File: flow/config.mk
export PLATFORM = sky130hd
export DESIGN_NAME = pcpu
export DESIGN_NICKNAME = pcpu
export VERILOG_FILES = /design/flow/design.v
export SDC_FILE = /design/flow/constraint.sdc
export NUM_CORES = 4
export LEC_CHECK = 0
export CAP_MARGIN = 20
export CORE_MARGIN = 2
export CORE_UTILIZATION = 68
export CTS_CLUSTER_SIZE = 37
export PLACE_DENSITY = 0.6
export SETUP_SLACK_MARGIN = -0.27
export SLEW_MARGIN = 20
File: flow/constraint.sdc
create_clock -name core_clock -period 3.97 [get_ports {clock}]
set_input_delay 0.7940 -clock core_clock [delete_from_list [all_inputs] [get_ports {clock}]]
set_output_delay 0.7940 -clock core_clock [all_outputs]
set_load 0.01 [all_outputs]
File: flow/design.v
`timescale 1ns / 1ps
module pcpu(
 input wire clock, enable, reset, start,
 input wire [15:0] d_datain,   
 input wire [15:0] i_datain,   
 output  [7:0] i_addr,
 output  [7:0] d_addr,
 output  [15:0] d_dataout,
 output  d_we
    );
reg [15:0] gr [7:0];
reg nf, zf, cf;
reg cf_q;
reg state, next_state;
reg dw;
reg [7:0] pc;
reg [15:0] id_ir;
reg [15:0] wb_ir;
reg [15:0] ex_ir;
reg [15:0] mem_ir;
reg [15:0] smdr;
reg [15:0] smdr1;
reg signed [15:0] reg_C1;
reg signed [15:0] reg_A;
reg signed [15:0] reg_B;
reg signed [15:0] reg_C;
reg signed [15:0] ALUo;
reg signed [15:0] alu_last;
always @(posedge clock)
	begin
		if (!reset)
			state <= 1'b0;
		else
			state <= next_state;
	end
always @(*)
	begin
		case (state)
			1'b0 : 
				if ((enable == 1'b1) 
				&& (start == 1'b1))
					next_state = 1'b1;
				else	
					next_state = 1'b0;
			1'b1 :
				if ((enable == 1'b0) 
				|| (wb_ir[15:11] == 5'b00001))
					next_state = 1'b0;
				else
					next_state = 1'b1;
		endcase
	end
assign i_addr = pc;  
always @(posedge clock or negedge reset)
	begin
		if (!reset)
			begin
            id_ir <= 16'b0;
            pc <= 8'b0;
			end
		else if (state ==1'b1)
		begin
			if((i_datain[15:11] == 5'b01000 
				||i_datain[15:11] == 5'b10001
				||i_datain[15:11] == 5'b01011
				||i_datain[15:11] == 5'b10111 
				||i_datain[15:11] == 5'b01100 
				||i_datain[15:11] == 5'b01101 
				||i_datain[15:11] == 5'b01111 
				||i_datain[15:11] == 5'b01110) 
			  &&( (id_ir[15:11] == 5'b00010 && (id_ir[10:8]  == i_datain[6:4] || id_ir[10:8]  == i_datain[2:0])) 
			    ||(ex_ir[15:11] == 5'b00010 && (ex_ir[10:8]  == i_datain[6:4] || ex_ir[10:8]  == i_datain[2:0]))
				)
			  )  
			    begin
				   id_ir <= 16'b0;
				   pc <= pc;   
			    end		  			
  			else if (( i_datain[15:11] == 5'b00100
			         ||i_datain[15:11] == 5'b00110
					 ||i_datain[15:11] == 5'b00101
					 ||i_datain[15:11] == 5'b00111
					 ||i_datain[15:11] == 5'b00011)
                    &&((id_ir[15:11] == 5'b00010 &&(id_ir[10:8]  == i_datain[6:4])) 
					  ||(ex_ir[15:11] == 5'b00010 &&(ex_ir[10:8]  == i_datain[6:4]))
					  )
					)
					begin
					   id_ir <= 16'b0;
					   pc <= pc;   
					end 
			else if(id_ir[15:14] == 2'b11 || ex_ir[15:14] == 2'b11)
			        begin
				       id_ir <= 16'b0;
					   pc <= pc;   
					end 
			else
			  begin
				if(((mem_ir[15:11] == 5'b11010)
					&& (zf == 1'b1)) 
				|| ((mem_ir[15:11] == 5'b11011)
					&& (zf == 1'b0)))
				begin
					id_ir <= 16'b0;
					pc <= reg_C[7:0];
				end
				else if(((mem_ir[15:11] == 5'b11100)
					&& (nf == 1'b1)) 
				|| ((mem_ir[15:11] == 5'b11101)
					&& (nf == 1'b0)))
				begin
					id_ir <= 16'b0;
					pc <= reg_C[7:0];
				end
				else if(((mem_ir[15:11] == 5'b11110)
					&& (cf == 1'b1)) 
				|| ((mem_ir[15:11] == 5'b11111)
					&& (cf == 1'b0)))
				begin
					id_ir <= 16'b0;
					pc <= reg_C[7:0];
				end
				else if((mem_ir[15:11] == 5'b11000)			
				|| (mem_ir[15:11] == 5'b11001))
				begin
					id_ir <= 16'b0;
					pc <= reg_C[7:0];
				end
				else
				begin
				    id_ir <= i_datain;
					pc <= pc + 1;
				end
			  end   
		end  
	end  
always @(posedge clock or negedge reset) 
    begin
	    if (!reset)
			begin
				ex_ir <= 16'b0;
				reg_A <= 16'b0;
				reg_B <= 16'b0;
				smdr <= 16'b0;
			end
		else if (state == 1'b1)
			begin
				ex_ir <= id_ir;
				 if ((id_ir[15:14] == 2'b11 && id_ir[15:11] != 5'b11000) 
				|| (id_ir[15:11] == 5'b10000)
				|| (id_ir[15:11] == 5'b01001)
				|| (id_ir[15:11] == 5'b10011))
					reg_A <= gr[id_ir[10:8]];
				else if (id_ir[15:11] == 5'b00010) 
					reg_A <= gr[id_ir[6:4]];
				 else if(id_ir[6:4] == ex_ir[10:8])
				      reg_A <= ALUo;
			    else if(id_ir[6:4] == wb_ir[10:8]) 
				      reg_A <= reg_C1;
			    else if(id_ir[6:4] == mem_ir[10:8]) 
				      reg_A <= reg_C;
				else 
					reg_A <= gr[id_ir[6:4]];
			  if (id_ir[15:11] == 5'b00011)
					begin
						reg_B <= {12'b0000_0000_0000, id_ir[3:0]};  
						smdr <= gr[id_ir[10:8]];  
			      end
				else if(id_ir[2:0] == ex_ir[10:8])
				      reg_B <= ALUo;
			    else if(id_ir[2:0] == wb_ir[10:8]) 
				      reg_B <= reg_C1;
			    else if(id_ir[2:0] == mem_ir[10:8]) 
				      reg_B <= reg_C;
				else if  ((id_ir[15:11] == 5'b01000)
                || (id_ir[15:11] == 5'b10001)
				    || (id_ir[15:11] == 5'b01011)
				    || (id_ir[15:11] == 5'b10111)
				    || (id_ir[15:11] == 5'b01100)
					 || (id_ir[15:11] == 5'b01101)
					 || (id_ir[15:11] == 5'b01111)
					 || (id_ir[15:11] == 5'b01110))
					reg_B <= gr[id_ir[2:0]];
			end
	end		
always @ (*) 
    begin
		ALUo = alu_last;
		cf = cf_q;
		if  (ex_ir[15:11] == 5'b11000)
			ALUo = {8'b0, ex_ir[7:0]};
		else if  (ex_ir[15:14] == 2'b11)
		    ALUo = reg_A + {8'b0, ex_ir[7:0]};
		else 
		begin
			case(ex_ir[15:11])
			5'b00010: ALUo = reg_A + {12'b0000_0000_0000, ex_ir[3:0]};
			5'b00011: ALUo = reg_A + reg_B;
			5'b10000: {cf, ALUo} = reg_A + { ex_ir[7:0], 8'b0 };
			5'b01000: {cf, ALUo} = reg_A + reg_B;
			5'b01001:{cf, ALUo} = reg_A + { 8'b0, ex_ir[7:0] };
			5'b10001: {cf, ALUo} = reg_A + reg_B + cf_q;
			5'b01011: {cf, ALUo} = {{1'b0, reg_A} - reg_B};
			5'b10011: {cf, ALUo} = {1'b0, reg_A }- { 8'b0, ex_ir[7:0] };
			5'b10111:{cf, ALUo} = {{1'b0, reg_A} - reg_B - cf_q};
			5'b01100: {cf, ALUo} = {{1'b0, reg_A} - reg_B};
			5'b01101: {cf, ALUo} = {1'b0, reg_A & reg_B};
			5'b01111: {cf, ALUo} = {1'b0, reg_A | reg_B};
			5'b01110: {cf, ALUo} = {1'b0, reg_A ^ reg_B};
			5'b00100: {cf, ALUo} = {reg_A[4'b1111 - ex_ir[3:0]], reg_A << ex_ir[3:0]};
			5'b00110: {cf, ALUo} = {reg_A[ex_ir[3:0] - 4'b0001], reg_A >> ex_ir[3:0]};
			5'b00101: {cf, ALUo} = {reg_A[ex_ir[3:0] - 4'b0001], reg_A <<< ex_ir[3:0]};
			5'b00111: {cf, ALUo} = {reg_A[4'b1111 - ex_ir[3:0]], reg_A >>> ex_ir[3:0]};
			default: begin
					 end
        endcase								
		end
 end
always @(posedge clock or negedge reset)
    begin
	    if (!reset)
			begin
				alu_last <= 16'b0;
				cf_q <= 1'b0;
			end
		else if (state == 1'b1)
			begin
				alu_last <= ALUo;
				cf_q <= cf;
			end
	end
always @(posedge clock or negedge reset) 
    begin
	    if (!reset)
			begin
				mem_ir <= 16'b0;
				reg_C <= 16'b0;
				dw <= 0;
				nf <= 0;
				zf <= 0;
				smdr1 <= 16'b0;
			end
		else if (state == 1'b1)
			begin
				mem_ir <= ex_ir;
				reg_C <= ALUo;
				if (ex_ir[15:11] == 5'b00011)
					begin
						dw <= 1'b1;
						smdr1 <= smdr;
					end
				else if(ex_ir[15:14] != 2'b11 && ex_ir[15:11] != 5'b00010)
				     begin
				       zf <= (ALUo == 0)? 1:0;
					   nf <= (ALUo[15] == 1'b1)? 1:0;
						dw <= 1'b0;
				     end	
            else		
                 dw <= 1'b0;				
			end		
    end
assign d_dataout = smdr1;
assign d_we = dw;
assign d_addr = reg_C[7:0];
always @(posedge clock or negedge reset) 
    begin
	    if (!reset)
			begin
				wb_ir <= 16'b0;
				reg_C1 <= 16'b0;
			end
		else if (state == 1'b1)
			begin
				wb_ir <= mem_ir;			
				if (mem_ir[15:11] == 5'b00010)
					reg_C1 <= d_datain;
				else if(mem_ir[15:14] != 2'b11)
					reg_C1 <= reg_C;				
			end			
	end
always @(posedge clock or negedge reset) 
    begin
	    if (!reset)
			begin
			   gr[0] <= 16'b0;
				gr[1] <= 16'b0;
				gr[2] <= 16'b0;
				gr[3] <= 16'b0;
				gr[4] <= 16'b0;
				gr[5] <= 16'b0;
				gr[6] <= 16'b0;
				gr[7] <= 16'b0;
			end			
		else if (state == 1'b1)
			begin
				if ((wb_ir[15:14] != 2'b11) 
				   &&(wb_ir[15:11] != 5'b00011)		  
				   &&(wb_ir[15:11] != 5'b01100)
				)
					gr[wb_ir[10:8]] <= reg_C1;
			end	
   end
endmodule
File: flow/run.sh
#!/bin/bash
# the make line also repeats each setting of config.mk as NAME=value (left out here)
make -C /OpenROAD-flow-scripts/flow DESIGN_CONFIG=/design/flow/config.mk WORK_HOME=/design/flow/orfs CLKGATE_MAP_FILE= finish
==> impl_metrics.ini, run 1 <==
; flow metrics
[status]
status = failed layout checks
check.faults = negative setup slack

[clock_tree]
clockBufferDepth = 3
clock-root-buffer = clkbuf_16
cts_max_level = 2
cts_tree = built
cts-hold-fix-buffers = 0
cts_buffers = 34
clk_pin_slew_worst_paths_ns = 0.06
cts.sinks = 285
clk_latency_ns = 0.57

[logic_synthesis]
ys_sh_simple = 0.159
syn_area_per_cell_sq_um = 8.80
ff_type = dfrtp_1
compound_area_frac = 0.228
synth_top_area_share = 0.294
mux_area_frac = 0.187
syn-cell-area_sq_um = 24100
synth-adder-area-share = 0.0457
yosys_warnings = 2
edf_count = 0
yosysTopAreaCell = dfrtp_1
yosys-top-cells-area = dfrtp_1 29%, mux2_2 9.6%, mux4_2 5.4%
ys_cells = 2745
netlist_instances = 2745
netlist_logic_family_top = AND-OR/OR-AND gates
xor_area_frac = 0.0293
yosysUniqueCellTypes = 95
synth-async-reset-ratio = 0.996
common_cells = 284 x dfrtp_1, 223 x nor2_1, 205 x mux2_2
floorplan.nets = 2865
ys_seq_share = 0.295
ys_area_sq_um = 24100
yosysMostFrequentCell = dfrtp_1
ys_ff = 285

[global_routing]
first_global_vias = 25800
grt_pass1_wl_microns = 160000
met1_usage = 0.646
use_met2 = 0.826
grt_max_degree = 100
grt_busiest_layer = met2
grt_use_met3 = 0.272
antenna_found_initial = 8
grt_overflow = 0
track_usage = 0.581

[sta]
worst_pin_slew_ns = 1.24
maxSlewViolCount = 0
fin_ws_ns = -0.368
hold_viol = 0
period_minus_slack_ns = 4.34
rsz0062_at_grt = true
period_used_share = 1.09
setup_viol = 38
fin_worst_skew_ns = 0.0309
relSlewSlack = 0.170
fmax_mhz = 231

[critical_path]
cp_slowest_cell = or4b_4
crit_path_max_incr_delay_ns = 0.54
rr_startpoint = reg_B[0]$_DFFE_PN0P_
reg2reg_to = id_ir[12]$_DFFE_PN0P_
crit_path_cell_trace = buf_4 -> inv_1 -> ha_1 -> inv_1 -> ha_1 -> ha_1 -> and2_4 -> nand4_2 -> or3_4 -> or4b_4 -> or4_4 -> and4_4 -> nor3_4 -> buf_12 -> and2_4 -> a22o_1
worstSetupStartpointType = register
crit_family = simple AND/OR/NAND/NOR gates
reg2reg_slack_ns = -0.37
setup.worst_path.end_class = register
critical_path.most_common_cell = ha_1
worstPathArrival_ns = 4.82
worstPathRequired_ns = 4.46
rr_worst_depth = 16
critPathCapture = id_ir[12]$_DFFE_PN0P_
critical_path_depth = 16
startpoint = reg_B[0]$_DFFE_PN0P_
crit_buf_inv = 4
crit_path_max_fanout = 8
path_class = register to register

[floorplan]
fp_util = 0.685
fp.dieW_microns = 192
rows = 69
chipArea_sq_um = 37000
die_h_microns = 192
io-pin-count = 69
coreArea_sq_um = 35200

[route]
viasPerCell = 7.86
wl_per_cell_microns = 31.3
drc = 0
first_pass_iters = 20
ant_nets = 0
vias = 26800
wl_microns = 107000
drtIter0Drc = 4802

[place]
placed_cell_area_sq_um = 27000
gp_congestion = 1.22
placed_cells = 3337
dp_hpwl_microns = 75200
post-place-ws_ns = -0.432
portBuffers = 68

[run]
tool_warnings = 73
maxCapViolations = 0

[final_layout]
nets = 3039
final_area_sq_um = 28200
fin_cells = 3408
n_fill_cell = 2210
syn2layout_area_growth_pct = 16.9

[min_path]
min_path_type = input pin to asynchronous set/reset pin
routing by layer:
layer / up-vias / routed length [microns]
li1: 10600 / -
met1: 12400 / 33300
met2: 2720 / 43200
met3: 1081 / 16800
met4: 14 / 13100
met5: - / 161
through the flow:
step / hold WS (ns) / util / TNS (ns)
after floorplan: 0.444 / - / -7.88
after global placement: 0.467 / 0.766 / -6.67
after detailed placement: 0.482 / 0.766 / -8.91
after CTS: 0.254 / 0.799 / -5.50
after global routing: 0.279 / 0.801 / -13.75
final: 0.207 / 0.801 / -9.12
final cells by class:
class / count / area [sq um] / area share
inverter: 98 / 368 / 0.0130
timing repair buffer: 379 / 3160 / 0.112
antenna: 4 / 10.0 / 0.000355
tap: 461 / 577 / 0.0204
multi-input combinational: 2121 / 15900 / 0.563
sequential: 285 / 7150 / 0.253
clock buffer: 50 / 992 / 0.0351
clock inverter: 10 / 71.3 / 0.00253
what timing repair did:
| item | in CTS | in global routing |
|---|---|---|
| hold endpoints to repair | 0 | 0 |
| gates cloned | 2 | 0 |
| pin swaps | 6 | 20 |
| resized | 9 | 18 |
| setup endpoints to repair | 22 | 28 |
| setup buffers | 3 | 4 |
==> run 2: changes to the inputs <==
- CORE_UTILIZATION: 68 -> 65
- CTS_CLUSTER_DIAMETER: not set -> 31
- CTS_CLUSTER_SIZE: 37 -> not set
- MAX_ROUTING_LAYER: not set -> met4
- PLACE_DENSITY: 0.6 -> not set
- SETUP_SLACK_MARGIN: -0.27 -> 1.23
- clock period: 3.97 -> 4.7 ns (I/O delays scaled with it)
==> run 2 against run 1 <==
  * The run now fails in global routing
  * Die size up 4.5%
  * Synthesized area unchanged
  * Synthesized cell count unchanged
==> impl_metrics.ini, run 2 <==
; flow metrics
[logic_synthesis]
syn_area_per_cell_sq_um = 8.80
yosysUniqueCellTypes = 95
yosysMostFrequentCell = dfrtp_1
yosysTopAreaCell = dfrtp_1
synth_top_area_share = 0.294
synth-adder-area-share = 0.0457
edf_count = 0
netlist_logic_family_top = AND-OR/OR-AND gates
xor_area_frac = 0.0293
syn-cell-area_sq_um = 24100
ys_seq_share = 0.295
ys_area_sq_um = 24100
ys_sh_simple = 0.159
compound_area_frac = 0.228
mux_area_frac = 0.187
yosys-top-cells-area = dfrtp_1 29%, mux2_2 9.6%, mux4_2 5.4%
yosys_warnings = 2
ff_type = dfrtp_1
ys_cells = 2745
common_cells = 284 x dfrtp_1, 223 x nor2_1, 205 x mux2_2
synth-async-reset-ratio = 0.996
floorplan.nets = 2865
ys_ff = 285
netlist_instances = 2745

[clock_tree]
cts.sinks = 285
clockBufferDepth = 3
cts_max_level = 2
cts_buffers = 57
clock-root-buffer = clkbuf_16

[global_routing]
grt_overflow = 9
track_usage = 0.723

[floorplan]
io-pin-count = 69
rows = 70
fp_util = 0.660
fp.dieW_microns = 197
coreArea_sq_um = 36600
die_h_microns = 197
chipArea_sq_um = 38700

[place]
portBuffers = 68
gp_congestion = 1.16
post-place-ws_ns = 0.0711
placed_cells = 3220
dp_hpwl_microns = 76500

[status]
error = [ERROR GRT-0116] Global routing finished with congestion. Check the congestion regions in the DRC Viewer.
status = did not finish
failing_step = global routing
[run 2: timing repair]
action                     4_1_cts
resized                        194
setup buffers                   43
hold buffers                     0
setup endpoints to repair       69
pin swaps                       59
gates cloned                     2
[run 2: per-stage QoR]
stage | utilization | instance area [sq um]
2_1_floorplan | - | 24400
3_3_place_gp | 0.710 | 26000
3_5_place_dp | 0.711 | 26000
4_1_cts | 0.799 | 29300
[run 2: per-layer routing]
layer	GRT usage	GRT overflow
met5	-	-
met2	0.903	3
met1	0.723	1
met4	0.690	5
met3	0.506	0
==> run 3: changes to the inputs <==
- CTS_CLUSTER_DIAMETER: 31 -> not set
- MAX_ROUTING_LAYER: met4 -> not set
- PLACE_DENSITY: not set -> 0.6
- SETUP_SLACK_MARGIN: 1.23 -> 0.75
- clock period: 4.7 -> 5.34 ns (I/O delays scaled with it)
==> run 3 against run 2 <==
  * Synthesized cell count unchanged
  * The run again fails in global routing
  * Die size unchanged
  * Synthesized area unchanged
==> impl_metrics.ini, run 3 <==
; flow metrics
[status]
status = did not finish
failing_step = global routing
error = [ERROR GRT-0232] Routing congestion too high. Check the congestion heatmap in the GUI.

[clock_tree]
cts_max_level = 1
clock-root-buffer = clkbuf_16
cts.sinks = 285
cts-hold-fix-buffers = 0
cts_buffers = 28
clockBufferDepth = 3

[logic_synthesis]
edf_count = 0
mux_area_frac = 0.187
netlist_logic_family_top = AND-OR/OR-AND gates
ys_area_sq_um = 24100
yosys_warnings = 2
yosysMostFrequentCell = dfrtp_1
syn_area_per_cell_sq_um = 8.80
ys_cells = 2745
common_cells = 284 x dfrtp_1, 223 x nor2_1, 205 x mux2_2
netlist_instances = 2745
ys_seq_share = 0.295
synth-async-reset-ratio = 0.996
yosys-top-cells-area = dfrtp_1 29%, mux2_2 9.6%, mux4_2 5.4%
ys_sh_simple = 0.159
synth_top_area_share = 0.294
ff_type = dfrtp_1
floorplan.nets = 2865
syn-cell-area_sq_um = 24100
yosysUniqueCellTypes = 95
synth-adder-area-share = 0.0457
compound_area_frac = 0.228
yosysTopAreaCell = dfrtp_1
xor_area_frac = 0.0293
ys_ff = 285

[place]
portBuffers = 68
post-place-ws_ns = 0.319
placed_cells = 3175
placed_cell_area_sq_um = 25600
dp_hpwl_microns = 79200
gp_congestion = 1.10

[floorplan]
fp_util = 0.660
rows = 70
coreArea_sq_um = 36600
die_h_microns = 197
fp.dieW_microns = 197
chipArea_sq_um = 38700
io-pin-count = 69

[global_routing]
track_usage = 0.779
grt_overflow = 49
run 3: repair_timing:
| action | in CTS |
|---|---|
| endpoints found under the setup margin | 25 |
| buffers inserted | 4 |
| gates cloned | 1 |
| pin swaps | 5 |
| gates resized | 17 |
run 3: per-stage QoR:
step                 util
floorplan               -
global placement    0.699
detailed placement  0.699
CTS                 0.730
run 3: metal layers:
metal,global-route usage,GRT overflow
met5,0.397,1
met4,0.740,24
met3,0.663,4
met2,0.926,20
met1,0.777,0
==> run 4: changes to the inputs <==
- CORE_UTILIZATION: 65 -> 72
- CTS_CLUSTER_DIAMETER: not set -> 356
- CTS_CLUSTER_SIZE: not set -> 30
- SETUP_SLACK_MARGIN: 0.75 -> not set
- clock period: 5.34 -> 4.14 ns (I/O delays scaled with it)
==> run 4 against run 3 <==
  * The flow again stops in global routing
  * Synthesized area unchanged
  * Synthesized cell count did not move
  * Die size decreased by 9.5%
==> impl_metrics.ini, run 4 <==
; flow metrics
[logic_synthesis]
netlist_instances = 2745
edf_count = 0
mux_area_frac = 0.187
synth_top_area_share = 0.294
common_cells = 284 x dfrtp_1, 223 x nor2_1, 205 x mux2_2
compound_area_frac = 0.228
syn-cell-area_sq_um = 24100
ys_ff = 285
netlist_logic_family_top = AND-OR/OR-AND gates
yosys-top-cells-area = dfrtp_1 29%, mux2_2 9.6%, mux4_2 5.4%
xor_area_frac = 0.0293
synth-adder-area-share = 0.0457
yosys_warnings = 2
ff_type = dfrtp_1
ys_seq_share = 0.295
yosysUniqueCellTypes = 95
yosysMostFrequentCell = dfrtp_1
syn_area_per_cell_sq_um = 8.80
ys_sh_simple = 0.159
ys_area_sq_um = 24100
yosysTopAreaCell = dfrtp_1
ys_cells = 2745
floorplan.nets = 2865
synth-async-reset-ratio = 0.996

[status]
failing_step = global routing
error = [ERROR GRT-0232] Routing congestion too high. Check the congestion heatmap in the GUI.
status = did not finish

[clock_tree]
cts.sinks = 285
cts_buffers = 13
cts_max_level = 1
clock-root-buffer = clkbuf_16
cts-hold-fix-buffers = 0
clockBufferDepth = 3

[floorplan]
fp_util = 0.725
die_h_microns = 187
coreArea_sq_um = 33300
io-pin-count = 69
chipArea_sq_um = 35000
fp.dieW_microns = 187
rows = 67

[place]
gp_congestion = 1.31
portBuffers = 68
dp_hpwl_microns = 75100
placed_cells = 3257

[global_routing]
track_usage = 0.672
grt_overflow = 2
run 4: through the flow:
stage	instance area [sq um]	worst slack [ns]	util
floorplan	24300	-0.219	-
global placement	26400	-0.120	0.794
detailed placement	26400	-0.238	0.794
CTS	26900	-0.159	0.808
run 4: routing by layer:
metal | track usage | GRT overflow
met2 | 0.877 | 1
met3 | 0.455 | 1
met4 | 0.627 | 0
met1 | 0.706 | 0
met5 | 0.135 | 0
run 4: repair_timing:
action,in CTS
resized,16
setup buffers,5
hold endpoints to repair,0
cloned,3
pin swaps,6
setup endpoints to repair,27
==> run 5: changes to the inputs <==
- CAP_MARGIN: 20 -> 5
- CORE_ASPECT_RATIO: not set -> 1.12
- CORE_UTILIZATION: 72 -> 65
- CTS_CLUSTER_DIAMETER: 356 -> not set
- CTS_CLUSTER_SIZE: 30 -> not set
- GPL_TIMING_DRIVEN: not set -> 1
- MAX_ROUTING_LAYER: not set -> met5
- PLACE_DENSITY: 0.6 -> not set
- SETUP_SLACK_MARGIN: not set -> -0.25
- TNS_END_PERCENT: not set -> 70
- clock period: 4.14 -> 4.23 ns (I/O delays scaled with it)
==> run 5 against run 4 <==
  * Now fails the layout checks on negative setup slack
  * Synthesized cell count is the same
  * Die size up 11%
  * Synthesized area unchanged
==> impl_metrics.ini, run 5 <==
; flow metrics
[logic_synthesis]
xor_area_frac = 0.0293
ys_cells = 2745
compound_area_frac = 0.228
edf_count = 0
floorplan.nets = 2865
yosys-top-cells-area = dfrtp_1 29%, mux2_2 9.6%, mux4_2 5.4%
synth_top_area_share = 0.294
ys_sh_simple = 0.159
yosys_warnings = 2
common_cells = 284 x dfrtp_1, 223 x nor2_1, 205 x mux2_2
synth-adder-area-share = 0.0457
ys_area_sq_um = 24100
mux_area_frac = 0.187
yosysTopAreaCell = dfrtp_1
ys_seq_share = 0.295
ys_ff = 285
syn_area_per_cell_sq_um = 8.80
yosysUniqueCellTypes = 95
ff_type = dfrtp_1
yosysMostFrequentCell = dfrtp_1
netlist_instances = 2745
syn-cell-area_sq_um = 24100
netlist_logic_family_top = AND-OR/OR-AND gates
synth-async-reset-ratio = 0.996

[clock_tree]
cts_max_level = 1
cts-hold-fix-buffers = 0
clk_latency_ns = 0.60
cts.sinks = 285
clock-root-buffer = clkbuf_16
clockBufferDepth = 3
cts_tree = built
clk_pin_slew_worst_paths_ns = 0.07
cts_buffers = 31

[critical_path]
startpoint = reg_A[0]$_DFFE_PN0P_
critPathCapture = reg_B[12]$_DFFE_PN0P_
worstPathRequired_ns = 4.75
critical_path.most_common_cell = buf_4
reg2reg_to = reg_B[12]$_DFFE_PN0P_
crit_family = AND-OR/OR-AND gates
crit_path_cell_trace = inv_1 -> ha_1 -> fa_2 -> buf_4 -> o21bai_2 -> nand2_1 -> buf_4 -> buf_4 -> a2111oi_0 -> a211oi_1 -> buf_4 -> nand4_1 -> nor3_1 -> o31ai_1 -> a21oi_1 -> buf_4 -> a211oi_1 -> a21o_1
crit_path_max_incr_delay_ns = 0.75
cp_slowest_cell = o31ai_1
worstSetupStartpointType = register
setup.worst_path.end_class = register
crit_buf_inv = 6
crit_path_max_fanout = 5
worstPathArrival_ns = 4.91
rr_startpoint = reg_A[0]$_DFFE_PN0P_
rr_worst_depth = 18
reg2reg_slack_ns = -0.16
path_class = register to register
critical_path_depth = 18

[sta]
period_minus_slack_ns = 4.39
fin_ws_ns = -0.162
fin_worst_skew_ns = 0.0238
hold_viol = 0
setup_viol = 25
maxSlewViolCount = 0
relSlewSlack = 0.213
fmax_mhz = 228
worst_pin_slew_ns = 1.18
period_used_share = 1.04

[final_layout]
fin_cells = 3382
n_fill_cell = 2408
syn2layout_area_growth_pct = 14.6
nets = 2983
comb_area_sq_um = 15800
seq_area_sq_um = 7140

[global_routing]
grt_max_degree = 99
antenna_found_initial = 15
grt_pass1_wl_microns = 165000
track_usage = 0.571
grt_overflow = 0
first_global_vias = 25900

[place]
placed_cells = 3320
gp_congestion = 1.16
portBuffers = 68
dp_hpwl_microns = 76400

[status]
check.faults = negative setup slack
status = failed layout checks

[floorplan]
io-pin-count = 69
rows = 74
chipArea_sq_um = 38700
die_h_microns = 208
fp_util = 0.660
coreArea_sq_um = 36600
fp.dieW_microns = 186

[route]
drtIter0Drc = 4704
vias = 26600
drc = 0
first_pass_iters = 12
wl_per_cell_microns = 32.4
wl_microns = 110000
ant_nets = 0
viasPerCell = 7.87

[min_path]
min_path_type = input pin to asynchronous set/reset pin

[run]
maxCapViolations = 0
tool_warnings = 70
[run 5: per-stage QoR]
step	util	TNS, ns	hold WS [ns]	instance area, sq um	setup WS, ns
after floorplan	-	-4.31	0.444	24200	-0.228
after global placement	0.725	-1.82	0.471	26500	-0.0993
after detailed placement	0.725	-3.26	0.476	26500	-0.178
after CTS	0.753	-3.96	0.326	27500	-0.203
after global routing	0.757	-6.31	0.335	27700	-0.240
final	0.757	-2.98	0.247	27700	-0.162
[run 5: timing repair]
action | 4_1_cts | 5_1_grt
endpoints found under the setup margin | 0 | 25
resized | 0 | 18
setup buffers | 0 | 2
endpoints found under the hold margin | 0 | 0
[run 5: area by class of cell]
class / count / area share
multi-input cells: 2121 / 0.572
diodes: 2 / 0.000181
inverters: 98 / 0.0133
clock inverters: 12 / 0.00384
repair buffers: 326 / 0.0978
flip-flops and latches: 285 / 0.258
well taps: 494 / 0.0223
clock buffers: 44 / 0.0327
[run 5: per-layer routing]
layer / wire length, microns / global-route usage
met5: 230 / 0.00903
met4: 13700 / 0.505
met2: 44700 / 0.805
met3: 17300 / 0.256
met1: 33700 / 0.645
==> run 6: changes to the inputs <==
- ABC_AREA: not set -> 1
- CORE_ASPECT_RATIO: 1.12 -> 0.77
- CORE_UTILIZATION: 65 -> 25
- GPL_ROUTABILITY_DRIVEN: not set -> 0
- GPL_TIMING_DRIVEN: 1 -> 0
- SETUP_SLACK_MARGIN: -0.25 -> 0.67
==> run 6 against run 5 <==
  * Now clean on timing, DRC and antenna
  * Worst setup slack better by 0.72 ns
  * Sequential share of layout area is 0.72 points lower
  * Largest cell class unchanged
==> impl_metrics.ini, run 6 <==
; flow metrics
[place]
portBuffers = 68
placed_cells = 5029
dp_hpwl_microns = 88400
post-place-ws_ns = -0.511
placed_cell_area_sq_um = 26100

[clock_tree]
cts.sinks = 285
clockBufferDepth = 3
clock-root-buffer = clkbuf_16
cts_max_level = 1
clk_latency_ns = 0.60
clk_pin_slew_worst_paths_ns = 0.06
cts_buffers = 31
cts-hold-fix-buffers = 0
cts_tree = built

[critical_path]
startpoint = ex_ir[11]$_DFFE_PN0P_
rr_worst_depth = 20
crit_family = simple AND/OR/NAND/NOR gates
crit_path_max_incr_delay_ns = 0.38
path_class = register to register
crit_path_cell_trace = buf_4 -> nand2_1 -> nor2_1 -> nand2_1 -> buf_2 -> nor2_1 -> nand3b_1 -> nor2_1 -> nand3_1 -> nor2_2 -> nand4_1 -> nor2_1 -> nand2_1 -> nand2_1 -> nand2_1 -> nand2_2 -> nand2_1 -> nor2_2 -> nand3_2 -> nand2_1
cp_slowest_cell = nand3b_1
critical_path.most_common_cell = nand2_1
crit_buf_inv = 2
reg2reg_to = zf$_DFFE_PN0P_
worstPathArrival_ns = 4.19
rr_startpoint = ex_ir[11]$_DFFE_PN0P_
reg2reg_slack_ns = 0.56
critical_path_depth = 20
crit_path_max_fanout = 10
critPathCapture = zf$_DFFE_PN0P_
worstSetupStartpointType = register
setup.worst_path.end_class = register
worstPathRequired_ns = 4.75

[logic_synthesis]
compound_area_frac = 0.196
yosysUniqueCellTypes = 57
yosys_warnings = 2
ys_sh_simple = 0.339
ys_ff = 285
common_cells = 1039 x nand2_1, 403 x inv_1, 365 x nand3_1
yosysTopAreaCell = dfrtp_1
floorplan.nets = 3815
synth_top_area_share = 0.299
ys_cells = 3695
netlist_logic_family_top = simple AND/OR/NAND/NOR gates
syn-cell-area_sq_um = 23800
yosysMostFrequentCell = nand2_1
netlist_instances = 3695
edf_count = 0
xor_area_frac = 0.0173
ff_type = dfrtp_1
ys_area_sq_um = 23800
yosys-top-cells-area = dfrtp_1 30%, nand2_1 16%, nand3_1 7.7%
synth-adder-area-share = 0.0465
mux_area_frac = 0
ys_seq_share = 0.300
synth-async-reset-ratio = 0.996
syn_area_per_cell_sq_um = 6.43

[min_path]
min_path_type = input pin to asynchronous set/reset pin

[route]
drtIter0Drc = 4555
vias = 28400
ant_nets = 0
viasPerCell = 5.51
wl_microns = 111000
first_pass_iters = 7
drc = 0
wl_per_cell_microns = 21.6

[sta]
worst_pin_slew_ns = 1.05
relSlewSlack = 0.297
period_used_share = 0.868
fmax_mhz = 273
rsz0062_at_grt = true
maxSlewViolCount = 0
hold_viol = 0
fin_ws_ns = 0.560
setup_viol = 0
fin_worst_skew_ns = 0.0303
period_minus_slack_ns = 3.67

[final_layout]
final_area_sq_um = 28500
syn2layout_area_growth_pct = 20.0
finalCoreUtilization = 0.302
nets = 3980
fin_cells = 5149

[global_routing]
antenna_found_initial = 1
track_usage = 0.219
grt_pass1_wl_microns = 163000
grt_max_degree = 83
grt_overflow = 0
first_global_vias = 25500

[floorplan]
fp_util = 0.251
chipArea_sq_um = 97500
fp.dieW_microns = 355
io-pin-count = 69
rows = 99
die_h_microns = 275
coreArea_sq_um = 94500

[status]
status = no timing/DRC/antenna violations

[run]
maxCapViolations = 0
tool_warnings = 70
-- run 6: per-layer routing --
layer / vias up / GRT usage / part of all wire
li1: 12700 / - / -
met1: 13300 / 0.319 / 0.43
met2: 2073 / 0.284 / 0.37
met3: 295 / 0.0988 / 0.16
met4: 6 / 0.0589 / 0.034
met5: - / 0.00714 / 0.0012
-- run 6: area by class of cell --
type | instances | area (sq um)
fill | 10400 | 66000
multi-input combinational | 2800 | 14800
sequential | 285 | 7150
inverter | 424 | 1640
tap | 1262 | 1580
timing repair buffer | 132 | 1260
buffer | 186 | 1010
clock buffer | 48 | 930
clock inverter | 9 | 108
antenna | 3 | 7.51
-- run 6: what timing repair did --
action,4_1_cts,5_1_grt
pin swaps,2,40
cloned,1,1
buffers inserted,14,44
gates resized,100,167
setup endpoints to repair,71,55
-- run 6: stage by stage --
stage	hold slack (ns)	TNS (ns)
finish	0.176	0
global route	0.214	0
CTS	0.192	0
detailed placement	0.471	-13.19
global placement	0.465	-3033.17
floorplan	0.453	0
==> run 7: changes to the inputs <==
- ABC_AREA: 1 -> not set
- CAP_MARGIN: 5 -> 20
- CORE_ASPECT_RATIO: 0.77 -> not set
- CORE_UTILIZATION: 25 -> 58
- GPL_ROUTABILITY_DRIVEN: 0 -> not set
- GPL_TIMING_DRIVEN: 0 -> not set
- MAX_ROUTING_LAYER: met5 -> not set
- SETUP_SLACK_MARGIN: 0.67 -> 1.33
- TNS_END_PERCENT: 70 -> not set
- clock period: 4.23 -> 5.32 ns (I/O delays scaled with it)
==> run 7 against run 6 <==
  * Synthesized area is 1.6% higher
  * Sequential share of layout area up 0.86 points
  * Worst setup slack improved by 0.30 ns
  * Core utilization grew 37 points
  * Die size down 56%
  * Via count is 12% lower
  * Synthesized cell count is 26% lower
  * Critical path depth is 4 lower
  * Non-clock buffer count is 105 lower
  * Critical endpoint is now pc[1]$_DFFE_PN0P_
==> impl_metrics.ini, run 7 <==
; flow metrics
[status]
status = no timing/DRC/antenna violations

[run]
maxCapViolations = 0
tool_warnings = 76

[final_layout]
n_fill_cell = 3242
syn2layout_area_growth_pct = 14.3
seq_area_sq_um = 7160
final_area_sq_um = 27600
nets = 2873
comb_area_sq_um = 16400

[clock_tree]
clk_pin_slew_worst_paths_ns = 0.07
cts_tree = built
cts.sinks = 285
cts_buffers = 34
clk_latency_ns = 0.55
clockBufferDepth = 3
cts_max_level = 2
clock-root-buffer = clkbuf_16

[floorplan]
die_h_microns = 208
coreArea_sq_um = 40900
rows = 74
chipArea_sq_um = 43300
fp.dieW_microns = 208
fp_util = 0.590
io-pin-count = 69

[logic_synthesis]
ff_type = dfrtp_1
mux_area_frac = 0.187
yosysMostFrequentCell = dfrtp_1
synth_top_area_share = 0.294
ys_cells = 2745
ys_area_sq_um = 24100
ys_sh_simple = 0.159
syn-cell-area_sq_um = 24100
synth-async-reset-ratio = 0.996
netlist_logic_family_top = AND-OR/OR-AND gates
netlist_instances = 2745
common_cells = 284 x dfrtp_1, 223 x nor2_1, 205 x mux2_2
syn_area_per_cell_sq_um = 8.80
synth-adder-area-share = 0.0457
yosysUniqueCellTypes = 95
xor_area_frac = 0.0293
yosys-top-cells-area = dfrtp_1 29%, mux2_2 9.6%, mux4_2 5.4%
floorplan.nets = 2865
yosysTopAreaCell = dfrtp_1
yosys_warnings = 2
ys_seq_share = 0.295
compound_area_frac = 0.228
ys_ff = 285
edf_count = 0

[sta]
rsz0062_at_grt = true
setup-tns-final_ns = 0
setup_viol = 0
relSlewSlack = 0.218
hold_viol = 0
maxSlewViolCount = 0
period_minus_slack_ns = 4.46
holdWs_ns = 0.483
fin_ws_ns = 0.861
period_used_share = 0.838
worst_pin_slew_ns = 1.17
fin_worst_skew_ns = 0.0251
fmax_mhz = 224

[critical_path]
crit_path_cell_trace = buf_6 -> ha_4 -> nor2b_4 -> buf_4 -> o31ai_1 -> o311ai_1 -> xnor2_2 -> or3_4 -> or4b_4 -> or4_4 -> a311oi_4 -> nor3_4 -> buf_6 -> buf_12 -> mux2i_1 -> a21oi_1
crit_path_max_incr_delay_ns = 0.55
crit_path_max_fanout = 6
worstPathArrival_ns = 4.91
crit_buf_inv = 4
crit_family = simple AND/OR/NAND/NOR gates
critical_path.most_common_cell = buf_6
cp_slowest_cell = or4b_4
reg2reg_to = pc[1]$_DFFE_PN0P_
startpoint = reg_A[1]$_DFFE_PN0P_
critPathCapture = pc[1]$_DFFE_PN0P_
setup.worst_path.end_class = register
worstPathRequired_ns = 5.77
path_class = register to register
worstSetupStartpointType = register
critical_path_depth = 16
rr_startpoint = reg_A[1]$_DFFE_PN0P_
reg2reg_slack_ns = 0.86
rr_worst_depth = 16

[route]
drc = 0
vias = 25000
wl_per_cell_microns = 31.7
wl_microns = 105000
drtIter0Drc = 3907
viasPerCell = 7.55
ant_nets = 0
first_pass_iters = 8

[min_path]
min_path_type = register to register
hold_end = smdr[5]$_DFFE_PN0P_
hold_start = smdr[5]$_DFFE_PN0P_
hold_depth = 2

[global_routing]
grt_overflow = 0
grt_pass1_wl_microns = 156000
grt_max_degree = 144
antenna_found_initial = 1
first_global_vias = 23900
track_usage = 0.476

[place]
post-place-ws_ns = 0.415
gp_congestion = 1.08
placed_cell_area_sq_um = 25500
dp_hpwl_microns = 75600
portBuffers = 68
## run 7: what timing repair did
item | 4_1_cts | 5_1_grt
hold buffers | 0 | 0
cloned | 1 | 0
setup endpoints to repair | 56 | 58
gates resized | 67 | 89
buffers inserted | 22 | 10
pin swaps | 18 | 16
## run 7: through the flow
stage                     cells  utilization
after detailed placement   3216        0.624
final                      3312        0.674
after global placement     3216        0.624
after global routing       3310        0.674
after floorplan            2745            -
after CTS                  3300        0.663
## run 7: cell type report
class,count,share of cell area
diodes,2,0.000181
clock buffers,47,0.0356
clock inverters,14,0.00653
inverters,98,0.0136
multi-input cells,2121,0.593
flip-flops and latches,285,0.259
well taps,532,0.0241
repair buffers,213,0.0675
## run 7: routing by layer
metal  vias to the layer above  track usage  routed length [microns]
met5                         -            0                       13
met4                         2        0.345                     9880
met3                       621        0.110                    12500
met2                      2059        0.739                    46300
met1                     12100        0.585                    36300
li1                      10300            -                        -
==> run 8: changes to the inputs <==
- CAP_MARGIN: 20 -> 0
- CORE_ASPECT_RATIO: not set -> 0.5
- CORE_UTILIZATION: 58 -> 72
- CTS_CLUSTER_DIAMETER: not set -> 334
- CTS_CLUSTER_SIZE: not set -> 95
- PLACE_DENSITY: not set -> 0.4
- SETUP_SLACK_MARGIN: 1.33 -> 0.53
- clock period: 5.32 -> 3.5 ns (I/O delays scaled with it)
==> run 8 against run 7 <==
  * The run now fails in global routing
  * Synthesized area unchanged
  * Die size decreased by 19%
  * Synthesized cell count unchanged
==> impl_metrics.ini, run 8 <==
; flow metrics
[floorplan]
fp.dieW_microns = 263
rows = 47
io-pin-count = 69
chipArea_sq_um = 35100
fp_util = 0.731
die_h_microns = 133
coreArea_sq_um = 33000

[logic_synthesis]
yosys-top-cells-area = dfrtp_1 29%, mux2_2 9.6%, mux4_2 5.4%
ys_seq_share = 0.295
yosys_warnings = 2
ys_cells = 2745
synth-async-reset-ratio = 0.996
yosysUniqueCellTypes = 95
common_cells = 284 x dfrtp_1, 223 x nor2_1, 205 x mux2_2
ys_sh_simple = 0.159
syn_area_per_cell_sq_um = 8.80
ys_area_sq_um = 24100
netlist_instances = 2745
synth-adder-area-share = 0.0457
ff_type = dfrtp_1
edf_count = 0
synth_top_area_share = 0.294
yosysMostFrequentCell = dfrtp_1
syn-cell-area_sq_um = 24100
mux_area_frac = 0.187
netlist_logic_family_top = AND-OR/OR-AND gates
ys_ff = 285
yosysTopAreaCell = dfrtp_1
floorplan.nets = 2865
compound_area_frac = 0.228
xor_area_frac = 0.0293

[status]
error = [ERROR GRT-0232] Routing congestion too high. Check the congestion heatmap in the GUI.
status = did not finish
failing_step = global routing

[global_routing]
track_usage = 0.766
grt_overflow = 62

[clock_tree]
cts.sinks = 285
cts-hold-fix-buffers = 0
cts_buffers = 6
clock-root-buffer = clkbuf_16
cts_max_level = 1
clockBufferDepth = 3

[place]
portBuffers = 68
dp_hpwl_microns = 77300
post-place-ws_ns = -0.830
placed_cell_area_sq_um = 28700
gp_congestion = 1.21
==> run 8: repair_timing <==
item / CTS
resized: 206
endpoints found under the setup margin: 75
pin swaps: 72
gates cloned: 1
buffers inserted: 30
==> run 8: per-layer routing <==
metal / global-route usage / GRT overflow
met5: 0.374 / 1
met4: 0.666 / 25
met3: 0.645 / 9
met2: 0.911 / 26
met1: 0.799 / 1
==> run 8: through the flow <==
step | TNS (ns) | hold WS [ns] | util | instances
2_1_floorplan | -19.31 | 0.404 | - | 2745
3_3_place_gp | -20.45 | 0.463 | 0.869 | 3530
3_5_place_dp | -26.73 | 0.466 | 0.869 | 3530
4_1_cts | -20.94 | 0.0360 | 0.907 | 3569
==> run 9: changes to the inputs <==
- ABC_AREA: not set -> 0
- CAP_MARGIN: 0 -> 5
- CELL_PAD_IN_SITES_DETAIL_PLACEMENT: not set -> 0
- CELL_PAD_IN_SITES_GLOBAL_PLACEMENT: not set -> 2
- CORE_ASPECT_RATIO: 0.5 -> 0.77
- CORE_UTILIZATION: 72 -> 25
- CTS_CLUSTER_DIAMETER: 334 -> not set
- CTS_CLUSTER_SIZE: 95 -> 18
- GPL_ROUTABILITY_DRIVEN: not set -> 0
- GPL_TIMING_DRIVEN: not set -> 1
- MAX_ROUTING_LAYER: not set -> met4
- PLACE_DENSITY: 0.4 -> not set
- SETUP_SLACK_MARGIN: 0.53 -> 0.67
- SLEW_MARGIN: 20 -> 0
- TNS_END_PERCENT: not set -> 70
- clock period: 3.5 -> 4.21 ns (I/O delays scaled with it)
==> run 9 against run 8 <==
  * The layout now fails its checks (negative setup slack)
  * Die size rose to 2.8 times the previous value
  * Synthesized cell count did not move
  * Synthesized area did not move
==> impl_metrics.ini, run 9 <==
; flow metrics
[critical_path]
path_class = register to register
crit_path_max_fanout = 8
critPathCapture = id_ir[8]$_DFFE_PN0P_
crit_path_max_incr_delay_ns = 0.40
startpoint = reg_A[0]$_DFFE_PN0P_
worstPathRequired_ns = 4.70
rr_worst_depth = 18
worstPathArrival_ns = 4.90
cp_slowest_cell = fa_2
crit_buf_inv = 5
critical_path_depth = 18
critical_path.most_common_cell = buf_4
worstSetupStartpointType = register
crit_family = simple AND/OR/NAND/NOR gates
reg2reg_to = id_ir[8]$_DFFE_PN0P_
reg2reg_slack_ns = -0.19
rr_startpoint = reg_A[0]$_DFFE_PN0P_
setup.worst_path.end_class = register
crit_path_cell_trace = buf_4 -> buf_4 -> buf_6 -> ha_1 -> fa_2 -> a211oi_4 -> a211oi_4 -> nor2_1 -> o2111ai_1 -> o2111ai_2 -> nand3b_1 -> nor4_2 -> buf_4 -> a311oi_4 -> nor3_4 -> buf_6 -> and2_4 -> a22o_1

[sta]
period_minus_slack_ns = 4.40
period_used_share = 1.05
setup_viol = 23
rsz0062_at_grt = true
worst_pin_slew_ns = 1.12
holdWs_ns = 0.256
fin_worst_skew_ns = 0.0275
relSlewSlack = 0.250
setup-tns-final_ns = -3.81
fin_ws_ns = -0.193
maxSlewViolCount = 0
fmax_mhz = 227
hold_viol = 0

[route]
first_pass_iters = 8
vias = 25200
wl_per_cell_microns = 29.7
viasPerCell = 5.87
drc = 0
drtIter0Drc = 3386
wl_microns = 128000
ant_nets = 0

[final_layout]
syn2layout_area_growth_pct = 30.0
n_fill_cell = 9795
finalCoreUtilization = 0.330
comb_area_sq_um = 16900
seq_area_sq_um = 7150
nets = 3126

[logic_synthesis]
synth-adder-area-share = 0.0457
common_cells = 284 x dfrtp_1, 223 x nor2_1, 205 x mux2_2
synth-async-reset-ratio = 0.996
yosys-top-cells-area = dfrtp_1 29%, mux2_2 9.6%, mux4_2 5.4%
yosysTopAreaCell = dfrtp_1
edf_count = 0
synth_top_area_share = 0.294
ys_seq_share = 0.295
xor_area_frac = 0.0293
yosysUniqueCellTypes = 95
compound_area_frac = 0.228
floorplan.nets = 2865
yosysMostFrequentCell = dfrtp_1
ys_ff = 285
ys_area_sq_um = 24100
mux_area_frac = 0.187
syn_area_per_cell_sq_um = 8.80
ff_type = dfrtp_1
ys_sh_simple = 0.159
netlist_logic_family_top = AND-OR/OR-AND gates
syn-cell-area_sq_um = 24100
ys_cells = 2745
yosys_warnings = 2
netlist_instances = 2745

[status]
check.faults = negative setup slack
status = failed layout checks

[floorplan]
fp.dieW_microns = 358
die_h_microns = 277
io-pin-count = 69
chipArea_sq_um = 99100
coreArea_sq_um = 95300
rows = 99
fp_util = 0.253

[global_routing]
antenna_found_initial = 10
grt_overflow = 0
track_usage = 0.257
grt_pass1_wl_microns = 181000
first_global_vias = 23900
grt_max_degree = 84

[run]
maxCapViolations = 0
tool_warnings = 71

[clock_tree]
cts.sinks = 285
cts_tree = built
clock-root-buffer = clkbuf_16
clk_pin_slew_worst_paths_ns = 0.06
cts-hold-fix-buffers = 0
clk_latency_ns = 0.57
cts_buffers = 37
cts_max_level = 2
clockBufferDepth = 3

[place]
post-place-ws_ns = -0.501
portBuffers = 68
dp_hpwl_microns = 97500

[min_path]
min_path_type = input pin to asynchronous set/reset pin
-- run 9: stage by stage --
stage               cell area [sq um]  instances
finish                          31400       4298
global route                    31400       4298
CTS                             31000       4287
detailed placement              28500       4193
global placement                28500       4193
floorplan                       24400       2745
-- run 9: layer usage --
metal | track usage | share of wire | wire length (microns) | vias up
met2 | 0.345 | 0.40 | 51300 | 1301
met4 | 0.0574 | 0.025 | 3200 | 0
met3 | 0.0604 | 0.098 | 12600 | 201
li1 | - | - | - | 10800
met1 | 0.383 | 0.47 | 60600 | 12900
met5 | - | 0 | 0 | -
-- run 9: timing repair --
action / CTS / global route
setup endpoints to repair: 65 / 66
setup buffers: 25 / 9
pin swaps: 51 / 54
gates cloned: 1 / 1
gates resized: 197 / 85
-- run 9: final cells by class --
class | count | area share
antenna | 1 | 0.0000797
clock buffer | 53 | 0.0349
clock inverter | 15 | 0.00753
inverter | 98 | 0.0121
multi-input combinational | 2121 | 0.538
sequential | 285 | 0.228
tap | 1262 | 0.0503
timing repair buffer | 463 | 0.129
==> run 10: changes to the inputs <==
- ABC_AREA: 0 -> not set
- CAP_MARGIN: 5 -> 20
- CELL_PAD_IN_SITES_DETAIL_PLACEMENT: 0 -> not set
- CELL_PAD_IN_SITES_GLOBAL_PLACEMENT: 2 -> 3
- CORE_ASPECT_RATIO: 0.77 -> not set
- CORE_UTILIZATION: 25 -> 56
- CTS_CLUSTER_SIZE: 18 -> 11
- GPL_ROUTABILITY_DRIVEN: 0 -> not set
- GPL_TIMING_DRIVEN: 1 -> 0
- HOLD_SLACK_MARGIN: not set -> 0.15
- MAX_ROUTING_LAYER: met4 -> not set
- MIN_ROUTING_LAYER: not set -> met1
- SETUP_SLACK_MARGIN: 0.67 -> not set
- SLEW_MARGIN: 0 -> 10
- TNS_END_PERCENT: 70 -> not set
- clock period: 4.21 -> 8.58 ns (I/O delays scaled with it)
==> run 10 against run 9 <==
  * The run now fails in global placement without I/O
  * Synthesized cell count did not move
  * Synthesized area is the same
  * Die size shrank 55%
==> impl_metrics.ini, run 10 <==
; flow metrics
[status]
status = did not finish
failing_step = global placement without I/O
error = [ERROR GPL-0301] Utilization 116.706 % exceeds 100%.

[logic_synthesis]
synth-async-reset-ratio = 0.996
syn-cell-area_sq_um = 24100
xor_area_frac = 0.0293
synth-adder-area-share = 0.0457
yosysMostFrequentCell = dfrtp_1
ys_cells = 2745
netlist_logic_family_top = AND-OR/OR-AND gates
ys_area_sq_um = 24100
ys_seq_share = 0.295
common_cells = 284 x dfrtp_1, 223 x nor2_1, 205 x mux2_2
ys_ff = 285
compound_area_frac = 0.228
floorplan.nets = 2865
netlist_instances = 2745
yosysTopAreaCell = dfrtp_1
ff_type = dfrtp_1
ys_sh_simple = 0.159
yosys_warnings = 2
syn_area_per_cell_sq_um = 8.80
yosys-top-cells-area = dfrtp_1 29%, mux2_2 9.6%, mux4_2 5.4%
edf_count = 0
mux_area_frac = 0.187
synth_top_area_share = 0.294
yosysUniqueCellTypes = 95

[floorplan]
rows = 76
fp_util = 0.564
die_h_microns = 212
chipArea_sq_um = 44800
fp.dieW_microns = 212
coreArea_sq_um = 42800
==> run 11: changes to the inputs <==
- CELL_PAD_IN_SITES_GLOBAL_PLACEMENT: 3 -> not set
- CORE_UTILIZATION: 56 -> 65
- CTS_CLUSTER_DIAMETER: not set -> 374
- CTS_CLUSTER_SIZE: 11 -> 21
- GPL_TIMING_DRIVEN: 0 -> not set
- HOLD_SLACK_MARGIN: 0.15 -> not set
- MIN_ROUTING_LAYER: met1 -> not set
- SLEW_MARGIN: 10 -> 20
- clock period: 8.58 -> 4.12 ns (I/O delays scaled with it)
==> run 11 against run 10 <==
  * Now fails the layout checks on negative setup slack
  * Synthesized area stayed put
  * Synthesized cell count did not move
  * Die size decreased by 14%
==> impl_metrics.ini, run 11 <==
; flow metrics
[place]
placed_cells = 3320
gp_congestion = 1.17
dp_hpwl_microns = 77500
portBuffers = 68
post-place-ws_ns = -0.245
placed_cell_area_sq_um = 26700

[final_layout]
nets = 3002
syn2layout_area_growth_pct = 13.7
finalCoreUtilization = 0.750
final_area_sq_um = 27500
fin_cells = 3355

[clock_tree]
clk_pin_slew_worst_paths_ns = 0.11
clockBufferDepth = 3
clk_latency_ns = 0.55
cts_buffers = 17
cts_max_level = 1
cts.sinks = 285
cts_tree = built
clock-root-buffer = clkbuf_16
cts-hold-fix-buffers = 0

[sta]
fin_ws_ns = -0.244
fmax_mhz = 229
setup-tns-final_ns = -4.53
relSlewSlack = 0.217
hold_viol = 0
fin_worst_skew_ns = 0.0481
period_minus_slack_ns = 4.36
worst_pin_slew_ns = 1.17
rsz0062_at_grt = true
holdWs_ns = 0.350
maxSlewViolCount = 0
period_used_share = 1.06
setup_viol = 24

[logic_synthesis]
synth-adder-area-share = 0.0457
ys_ff = 285
syn-cell-area_sq_um = 24100
ys_area_sq_um = 24100
synth-async-reset-ratio = 0.996
netlist_logic_family_top = AND-OR/OR-AND gates
yosys-top-cells-area = dfrtp_1 29%, mux2_2 9.6%, mux4_2 5.4%
ff_type = dfrtp_1
mux_area_frac = 0.187
compound_area_frac = 0.228
common_cells = 284 x dfrtp_1, 223 x nor2_1, 205 x mux2_2
xor_area_frac = 0.0293
yosysMostFrequentCell = dfrtp_1
yosysTopAreaCell = dfrtp_1
floorplan.nets = 2865
yosys_warnings = 2
yosysUniqueCellTypes = 95
syn_area_per_cell_sq_um = 8.80
ys_seq_share = 0.295
netlist_instances = 2745
ys_cells = 2745
edf_count = 0
synth_top_area_share = 0.294
ys_sh_simple = 0.159

[route]
ant_nets = 0
wl_microns = 106000
first_pass_iters = 11
wl_per_cell_microns = 31.5
drc = 0
vias = 26100
viasPerCell = 7.78
drtIter0Drc = 4290

[critical_path]
rr_worst_depth = 17
reg2reg_to = pc[4]$_DFFE_PN0P_
reg2reg_slack_ns = -0.24
path_class = register to register
crit_path_max_incr_delay_ns = 0.46
setup.worst_path.end_class = register
crit_path_max_fanout = 9
crit_path_cell_trace = inv_1 -> ha_1 -> buf_4 -> a21oi_1 -> and2_1 -> nor2_1 -> o2111ai_1 -> o2111ai_1 -> buf_4 -> nand3b_1 -> nor4_1 -> buf_4 -> a311oi_4 -> nor3_4 -> buf_6 -> mux2i_1 -> a2bb2oi_2
cp_slowest_cell = dfrtp_1
critical_path.most_common_cell = buf_4
crit_buf_inv = 5
worstPathRequired_ns = 4.52
crit_family = simple AND/OR/NAND/NOR gates
startpoint = reg_B[14]$_DFFE_PN0P_
critPathCapture = pc[4]$_DFFE_PN0P_
critical_path_depth = 17
worstPathArrival_ns = 4.76
rr_startpoint = reg_B[14]$_DFFE_PN0P_
worstSetupStartpointType = register

[floorplan]
fp.dieW_microns = 197
die_h_microns = 197
fp_util = 0.660
rows = 70
io-pin-count = 69
chipArea_sq_um = 38700
coreArea_sq_um = 36600

[global_routing]
antenna_found_initial = 3
track_usage = 0.550
grt_pass1_wl_microns = 160000
first_global_vias = 25500
grt_overflow = 0
grt_max_degree = 108

[status]
status = failed layout checks
check.faults = negative setup slack

[run]
maxCapViolations = 0
tool_warnings = 76

[min_path]
min_path_type = input pin to asynchronous set/reset pin
run 11: timing repair:
| action | in CTS | in global routing |
|---|---|---|
| setup buffers | 5 | 3 |
| endpoints found under the setup margin | 25 | 43 |
| pin swaps | 8 | 6 |
| gates cloned | 2 | 0 |
| hold endpoints to repair | 0 | 0 |
| gates resized | 16 | 27 |
run 11: layout make-up:
| class | count | area (sq um) |
|---|---|---|
| tap | 468 | 586 |
| sequential | 285 | 7150 |
| timing repair buffer | 359 | 2950 |
| clock inverter | 1 | 11.3 |
| antenna | 1 | 2.50 |
| clock buffer | 22 | 444 |
| fill | 2514 | 9160 |
| inverter | 98 | 368 |
| multi-input combinational | 2121 | 15900 |
run 11: layer usage:
metal | global-route usage | part of all wire
met1 | 0.636 | 0.32
met2 | 0.809 | 0.41
met3 | 0.189 | 0.14
met4 | 0.497 | 0.12
met5 | 0.00383 | 0.00023
==> run 12: changes to the inputs <==
- CORE_UTILIZATION: 65 -> 61
- CTS_CLUSTER_DIAMETER: 374 -> not set
- CTS_CLUSTER_SIZE: 21 -> not set
- MAX_ROUTING_LAYER: not set -> met4
- SETUP_SLACK_MARGIN: not set -> 1.23
- clock period: 4.12 -> 4.78 ns (I/O delays scaled with it)
==> run 12 against run 11 <==
  * Now clean on timing, DRC and antenna
  * Sequential cell count unchanged
  * Fmax increased by 1.8%
  * Worst hold slack improved by 0.0082 ns
  * Critical path type unchanged
  * Critical endpoint is now id_ir[4]$_DFFE_PN0P_
  * Highest routed layer is now met4
==> impl_metrics.ini, run 12 <==
; flow metrics
[status]
status = no timing/DRC/antenna violations

[critical_path]
setup.worst_path.end_class = register
critical_path.most_common_cell = o21ai_0
reg2reg_to = id_ir[4]$_DFFE_PN0P_
worstSetupStartpointType = register
critPathCapture = id_ir[4]$_DFFE_PN0P_
startpoint = reg_A[9]$_DFFE_PN0P_
rr_worst_depth = 14
cp_slowest_cell = or4b_4
crit_buf_inv = 2
reg2reg_slack_ns = 0.49
crit_path_max_incr_delay_ns = 0.56
worstPathArrival_ns = 4.76
rr_startpoint = reg_A[9]$_DFFE_PN0P_
crit_path_max_fanout = 21
path_class = register to register
crit_path_cell_trace = buf_4 -> ha_1 -> nor2b_1 -> o21ai_0 -> a41oi_1 -> o21ai_0 -> xnor2_2 -> or4b_4 -> or4_4 -> a311oi_4 -> nor3_4 -> buf_6 -> and2_4 -> a22o_1
crit_family = simple AND/OR/NAND/NOR gates
critical_path_depth = 14
worstPathRequired_ns = 5.25

[route]
wl_microns = 117000
vias = 27100
wl_per_cell_microns = 34.6
ant_nets = 0
viasPerCell = 8.04
first_pass_iters = 17
drc = 0
drtIter0Drc = 5257

[sta]
hold_viol = 0
fmax_mhz = 233
maxSlewViolCount = 0
setup_viol = 0
rsz0062_at_grt = true
fin_worst_skew_ns = 0.0185
setup-tns-final_ns = 0
period_used_share = 0.897
worst_pin_slew_ns = 1.22
relSlewSlack = 0.184
period_minus_slack_ns = 4.29

[global_routing]
grt_max_degree = 103
grt_overflow = 0
first_global_vias = 25600
track_usage = 0.562
grt_pass1_wl_microns = 167000
antenna_found_initial = 11

[final_layout]
final_area_sq_um = 28500
seq_area_sq_um = 7150
n_fill_cell = 2569
nets = 2931
comb_area_sq_um = 16800
syn2layout_area_growth_pct = 18.1

[clock_tree]
cts_tree = built
cts.sinks = 285
cts_buffers = 30
clock-root-buffer = clkbuf_16
clockBufferDepth = 3
cts_max_level = 1
clk_latency_ns = 0.59
cts-hold-fix-buffers = 0
clk_pin_slew_worst_paths_ns = 0.07

[logic_synthesis]
netlist_logic_family_top = AND-OR/OR-AND gates
syn_area_per_cell_sq_um = 8.80
compound_area_frac = 0.228
ys_area_sq_um = 24100
yosys_warnings = 2
common_cells = 284 x dfrtp_1, 223 x nor2_1, 205 x mux2_2
yosys-top-cells-area = dfrtp_1 29%, mux2_2 9.6%, mux4_2 5.4%
synth-adder-area-share = 0.0457
yosysTopAreaCell = dfrtp_1
ys_seq_share = 0.295
ff_type = dfrtp_1
xor_area_frac = 0.0293
ys_cells = 2745
synth_top_area_share = 0.294
ys_sh_simple = 0.159
ys_ff = 285
netlist_instances = 2745
yosysUniqueCellTypes = 95
yosysMostFrequentCell = dfrtp_1
syn-cell-area_sq_um = 24100
edf_count = 0
synth-async-reset-ratio = 0.996
floorplan.nets = 2865
mux_area_frac = 0.187

[floorplan]
fp_util = 0.622
fp.dieW_microns = 203
rows = 72
io-pin-count = 69
chipArea_sq_um = 41200
coreArea_sq_um = 38800
die_h_microns = 203

[run]
tool_warnings = 76
maxCapViolations = 0

[place]
portBuffers = 68
dp_hpwl_microns = 76800
placed_cell_area_sq_um = 25800
gp_congestion = 1.18

[min_path]
min_path_type = input pin to asynchronous set/reset pin
[run 12: area by class of cell]
type | instances | area share
multi-input cells | 2121 | 0.590
flip-flops and latches | 285 | 0.251
well taps | 518 | 0.0227
clock buffers | 42 | 0.0300
repair buffers | 275 | 0.0857
clock inverters | 14 | 0.00544
inverters | 98 | 0.0134
diodes | 25 | 0.00219
[run 12: what timing repair did]
item | CTS | global route
setup buffers | 37 | 24
gates resized | 147 | 112
gates cloned | 3 | 1
hold endpoints to repair | 0 | 0
setup endpoints to repair | 65 | 66
pin swaps | 38 | 46
[run 12: metal layers]
metal  global-route usage  share of wire  vias up
li1                     -              -    10400
met1                0.629           0.31    12500
met2                0.795           0.41     2981
met3                0.219           0.16     1198
met4                0.452           0.13        0
met5                    -              0        -
[run 12: stage by stage]
stage	instances	hold slack (ns)	util	worst slack [ns]
final	3378	0.359	0.735	0.493
after global routing	3373	0.425	0.734	0.421
after CTS	3328	0.439	0.715	0.596
after detailed placement	3232	0.488	0.664	0.0677
after global placement	3231	0.464	0.664	0.231
after floorplan	2745	0.444	-	0.421
